## north
Design ascon, start of the top module:
module ascon
(
    input  logic         clock,            
    input  logic         reset_n,          
    input  logic         i_sys_enable,     
    input  logic         i_start,          
    input  logic         i_data_valid,     
    input  logic [ 63:0] i_data,           
    input  logic [127:0] i_key,            
    input  logic [127:0] i_nonce,          
    output logic [ 63:0] o_cipher,         
    output logic [127:0] o_tag,            
    output logic         o_valid_cipher,   
    output logic         o_done,           
    output logic         o_ready           
);
export LEC_CHECK = 0
export CAP_MARGIN = 20
export CORE_MARGIN = 2
export CORE_UTILIZATION = 72
export CTS_CLUSTER_DIAMETER = 359
export CTS_CLUSTER_SIZE = 13
export PLACE_DENSITY_LB_ADDON = 0.27
export SETUP_SLACK_MARGIN = 0.4
export SLEW_MARGIN = 20
create_clock -name core_clock -period 4.08 [get_ports {clock}]
run.sh (not shown) runs the stock make flow with config.mk's settings and CLKGATE_MAP_FILE=.
north reached the end of the flow, and the finished layout is clean on the timing, design-rule and antenna checks.
--- input diff north..south ---
# north
export LEC_CHECK = 0
export CAP_MARGIN = 20
export CORE_MARGIN = 2
export CORE_UTILIZATION = 72
export CTS_CLUSTER_DIAMETER = 359
export CTS_CLUSTER_SIZE = 13
export PLACE_DENSITY_LB_ADDON = 0.27
export SETUP_SLACK_MARGIN = 0.4
export SLEW_MARGIN = 20
create_clock -name core_clock -period 4.08 [get_ports {clock}]
# south
export LEC_CHECK = 0
export CAP_MARGIN = 20
export CORE_MARGIN = 2
export CORE_UTILIZATION = 40
export SLEW_MARGIN = 20
create_clock -name core_clock -period 10.0 [get_ports {clock}]
==> comparison <==
Area growth from synthesis to layout: south < north
On latest clock arrival within the worst-skew pair: between south and north, it ends up higher for south.
In the metrics for south and north, the one carrying the lower final worst-path cycle share is south.
[south] count of placed standard cells in the final layout, fillers left out rose about 7.5% relative to north
Taking north over south, the maximum clock rate ratio works out to 1.5.
north → south: via count went down by 9.9%.
Hold slack sits higher in south than in north.
Compared with north, south shows a critical path depth that is 4 lower.
Diff north -> south | routability-driven placement congestion ratio | down by a little under 10%
## Diff of input files: east against south
# south
export LEC_CHECK = 0
export CAP_MARGIN = 20
export CORE_MARGIN = 2
export CORE_UTILIZATION = 40
export SLEW_MARGIN = 20
create_clock -name core_clock -period 10.0 [get_ports {clock}]
# east
export LEC_CHECK = 0
export CAP_MARGIN = 20
export CORE_MARGIN = 2
export CORE_UTILIZATION = 53
export SLEW_MARGIN = 20
create_clock -name core_clock -period 5.85 [get_ports {clock}]
Diff south -> east | hold slack | increase of 0.022 ns. Taking south as the reference, in east logic depth of the worst path, buffers included rose 3, peak per-stage delay on the critical path fell 0.20 ns, post-layout utilization of the core rose 16 points, first-pass GRT wire length fell 17,000 µm, final cell area excluding filler cells about even. The cell count after placement in east was lower than what south gave.
## Diff of input files: west against east
# east
export LEC_CHECK = 0
export CAP_MARGIN = 20
export CORE_MARGIN = 2
export CORE_UTILIZATION = 53
export SLEW_MARGIN = 20
create_clock -name core_clock -period 5.85 [get_ports {clock}]
# west
export LEC_CHECK = 0
export CAP_MARGIN = 20
export CELL_PAD_IN_SITES_DETAIL_PLACEMENT = 0
export CELL_PAD_IN_SITES_GLOBAL_PLACEMENT = 0
export CORE_ASPECT_RATIO = 0.8
export CORE_MARGIN = 2
export CORE_UTILIZATION = 72
export CTS_CLUSTER_DIAMETER = 344
export CTS_CLUSTER_SIZE = 20
export GPL_TIMING_DRIVEN = 1
export HOLD_SLACK_MARGIN = 0.2
export MAX_ROUTING_LAYER = met5
export PLACE_DENSITY_LB_ADDON = 0.01
export SETUP_SLACK_MARGIN = 1.72
export SLEW_MARGIN = 20
export TNS_END_PERCENT = 5
create_clock -name core_clock -period 5.85 [get_ports {clock}]
Notes after the runs:
From east to west the numbers moved as follows: effective utilization at floorplan grew by 19 points; clock network area share shrank by 2.5 points; total of clock buffers placed in the layout shrank by 60%. sky130_fd_sc_hd__dfstp_4 as the master of the slowest instance on the critical path was reported by east, and sky130_fd_sc_hd__xnor2_1 by west. Final critical-path setup slack: west > east. Sort east and west by final period utilization, ascending, and west comes first. Diff east -> west: placed instance area now smaller.
The inputs of middle differ from those of west as listed below.
# west
export LEC_CHECK = 0
export CAP_MARGIN = 20
export CELL_PAD_IN_SITES_DETAIL_PLACEMENT = 0
export CELL_PAD_IN_SITES_GLOBAL_PLACEMENT = 0
export CORE_ASPECT_RATIO = 0.8
export CORE_MARGIN = 2
export CORE_UTILIZATION = 72
export CTS_CLUSTER_DIAMETER = 344
export CTS_CLUSTER_SIZE = 20
export GPL_TIMING_DRIVEN = 1
export HOLD_SLACK_MARGIN = 0.2
export MAX_ROUTING_LAYER = met5
export PLACE_DENSITY_LB_ADDON = 0.01
export SETUP_SLACK_MARGIN = 1.72
export SLEW_MARGIN = 20
export TNS_END_PERCENT = 5
create_clock -name core_clock -period 5.85 [get_ports {clock}]
# middle
export LEC_CHECK = 0
export ABC_AREA = 1
export CAP_MARGIN = 20
export CORE_MARGIN = 2
export CORE_UTILIZATION = 72
export CTS_CLUSTER_DIAMETER = 372
export CTS_CLUSTER_SIZE = 98
export SLEW_MARGIN = 20
create_clock -name core_clock -period 7.21 [get_ports {clock}]
Results
Stage in which a tool error killed middle: global routing (5_1_grt). The final reports for middle and west show post-synthesis share of cell area spent on full adders, half adders and majority gates lower in the former. middle vs. west: number of distinct standard cells referenced by the synthesized netlist decreased by about 30% relative to the old numbers; pre-CTS worst setup slack increased by 1.15 ns relative to the old numbers; number of instances in the synthesized netlist increased by 56% relative to the old numbers; cell resize tally after clock tree synthesis decreased by 1 relative to the old numbers. Xor and xnor fraction of the mapped netlist area for middle is lower than for west.

* * *

ascon again, from the RTL that the note above started with.
==> flow/config.mk <==
export PLATFORM = sky130hd
export DESIGN_NAME = ascon
export DESIGN_NICKNAME = ascon
export VERILOG_FILES = /design/flow/design.v
export SDC_FILE = /design/flow/constraint.sdc
export NUM_CORES = 4
export LEC_CHECK = 0
export CAP_MARGIN = 20
export CELL_PAD_IN_SITES_DETAIL_PLACEMENT = 0
export CELL_PAD_IN_SITES_GLOBAL_PLACEMENT = 0
export CORE_MARGIN = 2
export CORE_UTILIZATION = 72
export CTS_CLUSTER_DIAMETER = 344
export CTS_CLUSTER_SIZE = 75
export GPL_TIMING_DRIVEN = 1
export HOLD_SLACK_MARGIN = 0.2
export MAX_ROUTING_LAYER = met4
export PLACE_DENSITY_LB_ADDON = 0.01
export SETUP_SLACK_MARGIN = 0.99
export SLEW_MARGIN = 20
export TNS_END_PERCENT = 5
==> flow/constraint.sdc <==
create_clock -name core_clock -period 3.4 [get_ports {clock}]
set_input_delay 0.6800 -clock core_clock [delete_from_list [all_inputs] [get_ports {clock}]]
set_output_delay 0.6800 -clock core_clock [all_outputs]
set_load 0.01 [all_outputs]
The baseline ended with an error in global routing.
==> next run, changes <==
CORE_ASPECT_RATIO = 0.8   (was not set)
CTS_CLUSTER_SIZE = 20   (was 75)
SETUP_SLACK_MARGIN = 1.39   (was 0.99)
clock period = 4.81 ns   (was 3.4 ns; I/O delays follow)
The changed run went through all stages and came out clean.
Synthesized cell count does not change.
Die size is about the same.
Area after synthesis does not change.
==> next run, changes <==
CELL_PAD_IN_SITES_DETAIL_PLACEMENT = not set   (was 0)
CELL_PAD_IN_SITES_GLOBAL_PLACEMENT = not set   (was 0)
CORE_ASPECT_RATIO = not set   (was 0.8)
CORE_UTILIZATION = 65   (was 72)
CTS_CLUSTER_DIAMETER = not set   (was 344)
CTS_CLUSTER_SIZE = not set   (was 20)
GPL_TIMING_DRIVEN = not set   (was 1)
HOLD_SLACK_MARGIN = not set   (was 0.2)
MAX_ROUTING_LAYER = not set   (was met4)
PLACE_DENSITY_LB_ADDON = not set   (was 0.01)
SETUP_SLACK_MARGIN = not set   (was 1.39)
TNS_END_PERCENT = not set   (was 5)
clock period = 9.82 ns   (was 4.81 ns; I/O delays follow)
After rerunning: Routed wire length fell by 2.6%; register-to-register slack gets better by 3.0 ns; die area rose by 11%.
==> next run, changes <==
CORE_UTILIZATION = 70   (was 65)
CTS_CLUSTER_DIAMETER = 359   (was not set)
CTS_CLUSTER_SIZE = 13   (was not set)
SETUP_SLACK_MARGIN = 0.4   (was not set)
clock period = 4.2 ns   (was 9.82 ns; I/O delays follow)
After rerunning: The changed run went through all stages and came out clean; die area drops by a little under a tenth; wire length grows by a few percent.
==> next run, changes <==
CORE_UTILIZATION = 72   (was 70)
CTS_CLUSTER_DIAMETER = not set   (was 359)
CTS_CLUSTER_SIZE = not set   (was 13)
MAX_ROUTING_LAYER = met4   (was not set)
SETUP_SLACK_MARGIN = -0.25   (was 0.4)
clock period = 3.25 ns   (was 4.2 ns; I/O delays follow)
Effect:
- This time the run never finished: it broke off in global routing on GRT-0232
- synthesized cell count is unchanged
- synthesized area does not change
- die area fell by a few percent
==> next run, changes <==
CORE_UTILIZATION = 40   (was 72)
MAX_ROUTING_LAYER = not set   (was met4)
SETUP_SLACK_MARGIN = not set   (was -0.25)
clock period = 5.45 ns   (was 3.25 ns; I/O delays follow)
Result: Now the flow completed without violations. Die area went up by well over a third. Synthesized area is unchanged. Synthesized cell count does not change.

* * *

## run 4
ascon again, from the RTL that the note above started with.
clock: 6.28 ns
lec_check: 0
abc_area: 0
cap_margin: 25
cell_pad_in_sites_detail_placement: 2
core_aspect_ratio: 0.55
core_margin: 2
core_utilization: 25
gpl_routability_driven: 0
place_density_lb_addon: 0.01
setup_slack_margin: -0.39
slew_margin: 15
tns_end_percent: 50
Input-level comparison between run 1 and run 4:
- clearing CELL_PAD_IN_SITES_DETAIL_PLACEMENT, which used to be 2
- swapping -0.39 for 1.25 in SETUP_SLACK_MARGIN
- clearing PLACE_DENSITY_LB_ADDON, which used to be 0.01
- putting MAX_ROUTING_LAYER at met4 where nothing was set
- clearing GPL_ROUTABILITY_DRIVEN, which used to be 0
- putting CTS_CLUSTER_SIZE at 51 where nothing was set
- clearing TNS_END_PERCENT, which used to be 50
- swapping 15 for 20 in SLEW_MARGIN
- swapping 25 for 20 in CAP_MARGIN
- clearing ABC_AREA, which used to be 0
- clearing CORE_ASPECT_RATIO, which used to be 0.55
- swapping 25 for 72 in CORE_UTILIZATION
- swapping 6.28 for 4.3 in the clock period (ns, I/O delays scaled along)
Notes after the runs:
Flow for run 1 halted at clock tree synthesis (4_1_cts), error code DPL-0038. Going from run 4 to run 1, cell area reported after detailed placement shrank by a few percent. Area fraction in compound gates after synthesis: run 1 vs run 4 identical. Against run 4, y dimension of the die in run 1 fell by more than 10%. Comparing run 1 and run 4, total die size is lower on run 1. In the metrics for run 1 and run 4, the one carrying the higher HPWL after detailed placement is run 4. Number of enable flip-flop cells: run 4 vs run 1 — no meaningful difference.
